// harris_response
module harris_response (
    input  wire         clk,
    input  wire         rst_n,
    input  wire [349:0] in_window_value_xx,
    input  wire [374:0] in_window_value_xy,
    input  wire [349:0] in_window_value_yy,
    input  wire         in_window_valid,
    input  wire [15:0]  in_window_addr,
    input  wire         ready_for_new_event,
    output wire [45:0]  out_event_value,
    output wire         out_event_valid,
    output wire [15:0]  out_event_addr,
    output wire         window_req
    );
wire [15:0] addr_xx, addr_xy, addr_yy;
wire [21:0] value_xx, value_yy;
wire [22:0] value_xy;
wire valid_xx, valid_xy, valid_yy;
wire req_xx, req_xy, req_yy;
wire event_req;
assign window_req = req_xx & req_xy & req_yy;
gauss5 #(.DATA_WIDTH(14)) gauss5_inst_xx (
    .clk(clk), .rst_n(rst_n),
    .in_window_value(in_window_value_xx), .in_window_valid(in_window_valid),
    .in_window_addr(in_window_addr), .ready_for_new_event(event_req),
    .out_event_valid(valid_xx), .out_event_addr(addr_xx),
    .out_event_value(value_xx), .window_req(req_xx));
gauss5 #(.DATA_WIDTH(15)) gauss5_inst_xy (
    .clk(clk), .rst_n(rst_n),
    .in_window_value(in_window_value_xy), .in_window_valid(in_window_valid),
    .in_window_addr(in_window_addr), .ready_for_new_event(event_req),
    .out_event_valid(valid_xy), .out_event_addr(addr_xy),
    .out_event_value(value_xy), .window_req(req_xy));
gauss5 #(.DATA_WIDTH(14)) gauss5_inst_yy (
    .clk(clk), .rst_n(rst_n),
    .in_window_value(in_window_value_yy), .in_window_valid(in_window_valid),
    .in_window_addr(in_window_addr), .ready_for_new_event(event_req),
    .out_event_valid(valid_yy), .out_event_addr(addr_yy),
  ...
Size: roughly 12000 cells after synthesis, roughly 420 flip-flops, about 0.11 mm^2 of cells after synthesis.
clock: 18.5 ns
lec_check: 0
cap_margin: 20
cell_pad_in_sites_detail_placement: 1
cell_pad_in_sites_global_placement: 0
core_aspect_ratio: 0.74
core_margin: 2
core_utilization: 64
cts_cluster_diameter: 114
cts_cluster_size: 57
gpl_routability_driven: 0
hold_slack_margin: 0.11
max_routing_layer: met5
min_routing_layer: met2
place_density_lb_addon: 0.23
slew_margin: 25
tns_end_percent: 55
run.sh (not shown) runs the stock make flow with config.mk's settings and CLKGATE_MAP_FILE=.
The first run died in 3_5_place_dp with DPL-0033.
Next try:
Settings changed: CAP_MARGIN 20 to 0, CELL_PAD_IN_SITES_DETAIL_PLACEMENT 1 to unset, CELL_PAD_IN_SITES_GLOBAL_PLACEMENT 0 to unset, CORE_ASPECT_RATIO 0.74 to 1.12, CORE_UTILIZATION 64 to 40, CTS_CLUSTER_DIAMETER 114 to 32, CTS_CLUSTER_SIZE 57 to unset, GPL_ROUTABILITY_DRIVEN 0 to unset, HOLD_SLACK_MARGIN 0.11 to unset, MAX_ROUTING_LAYER met5 to unset, MIN_ROUTING_LAYER met2 to unset, PLACE_DENSITY_LB_ADDON 0.23 to unset, SLEW_MARGIN 25 to 20, TNS_END_PERCENT 55 to unset.
Clock period 18.5 ns to 13.0 ns, I/O delays scaled along.
Result: The new run ran to the end with no violations; synthesized area is unchanged; die size came out higher by 59%; synthesized cell count does not change.
Next try:
Settings changed: ABC_AREA set to 1, CORE_ASPECT_RATIO 1.12 to 1.07, CORE_MARGIN 2 to 7, CORE_UTILIZATION 40 to 26, CTS_CLUSTER_SIZE set to 79, GPL_ROUTABILITY_DRIVEN set to 0, MAX_ROUTING_LAYER set to met5, SETUP_SLACK_MARGIN set to -0.46.
Clock period 13.0 ns to 20.0 ns, I/O delays scaled along.
Clock skew is higher by 0.011 ns.
Flip-flop count is unchanged.
Setup slack gains 6.4 ns.
Clock-buffer cell count came out higher by 21.
Sequential share of layout area goes down by 0.12 points.
Non-clock buffer count fell by 266.
Critical path depth grows by 3.
Next try:
Settings changed: ABC_AREA 1 to unset, CAP_MARGIN 0 to 20, CORE_ASPECT_RATIO 1.07 to unset, CORE_MARGIN 7 to 2, CORE_UTILIZATION 26 to 40, CTS_CLUSTER_DIAMETER 32 to unset, CTS_CLUSTER_SIZE 79 to unset, GPL_ROUTABILITY_DRIVEN 0 to unset, MAX_ROUTING_LAYER met5 to unset, PLACE_DENSITY set to 0.6, SETUP_SLACK_MARGIN -0.46 to unset.
Clock period 20.0 ns to 12.6 ns, I/O delays scaled along.
Outcome:
- The changed run produced a clean layout
- clock-buffer cell count drops by 106
- setup slack loses 6.3 ns
- cell count is lower by 17%
- cell area falls by about 3.4%
- sequential cell count is unchanged
- die size drops by 37%
- global-route usage rises by 8.0 points
- synthesized area shrinks by 0.65%

* * *

harris_response again, from the RTL that the note above started with.
Settings: LEC_CHECK=0, CAP_MARGIN=20, CELL_PAD_IN_SITES_DETAIL_PLACEMENT=2, CELL_PAD_IN_SITES_GLOBAL_PLACEMENT=0, CORE_ASPECT_RATIO=1.31, CORE_MARGIN=2, CORE_UTILIZATION=64, CTS_CLUSTER_DIAMETER=114, CTS_CLUSTER_SIZE=57, GPL_ROUTABILITY_DRIVEN=0, HOLD_SLACK_MARGIN=0.11, MAX_ROUTING_LAYER=met4, MIN_ROUTING_LAYER=met2, PLACE_DENSITY_LB_ADDON=0.23, SLEW_MARGIN=25, TNS_END_PERCENT=55; clock period 18.5 ns.
The first run never finished: it broke off in detailed placement.
==> next run, changes <==
CELL_PAD_IN_SITES_DETAIL_PLACEMENT = not set   (was 2)
CELL_PAD_IN_SITES_GLOBAL_PLACEMENT = not set   (was 0)
CORE_ASPECT_RATIO = not set   (was 1.31)
CORE_UTILIZATION = 71   (was 64)
CTS_CLUSTER_DIAMETER = 367   (was 114)
CTS_CLUSTER_SIZE = 37   (was 57)
GPL_ROUTABILITY_DRIVEN = not set   (was 0)
HOLD_SLACK_MARGIN = not set   (was 0.11)
MAX_ROUTING_LAYER = not set   (was met4)
MIN_ROUTING_LAYER = not set   (was met2)
PLACE_DENSITY_LB_ADDON = not set   (was 0.23)
SETUP_SLACK_MARGIN = 2.49   (was not set)
SLEW_MARGIN = 20   (was 25)
TNS_END_PERCENT = 70   (was 55)
clock period = 9.5 ns   (was 18.5 ns; I/O delays follow)
=>
- The new run died in global routing
- area after synthesis does not change
- die size fell by about 10%
- synthesized cell count stays the same
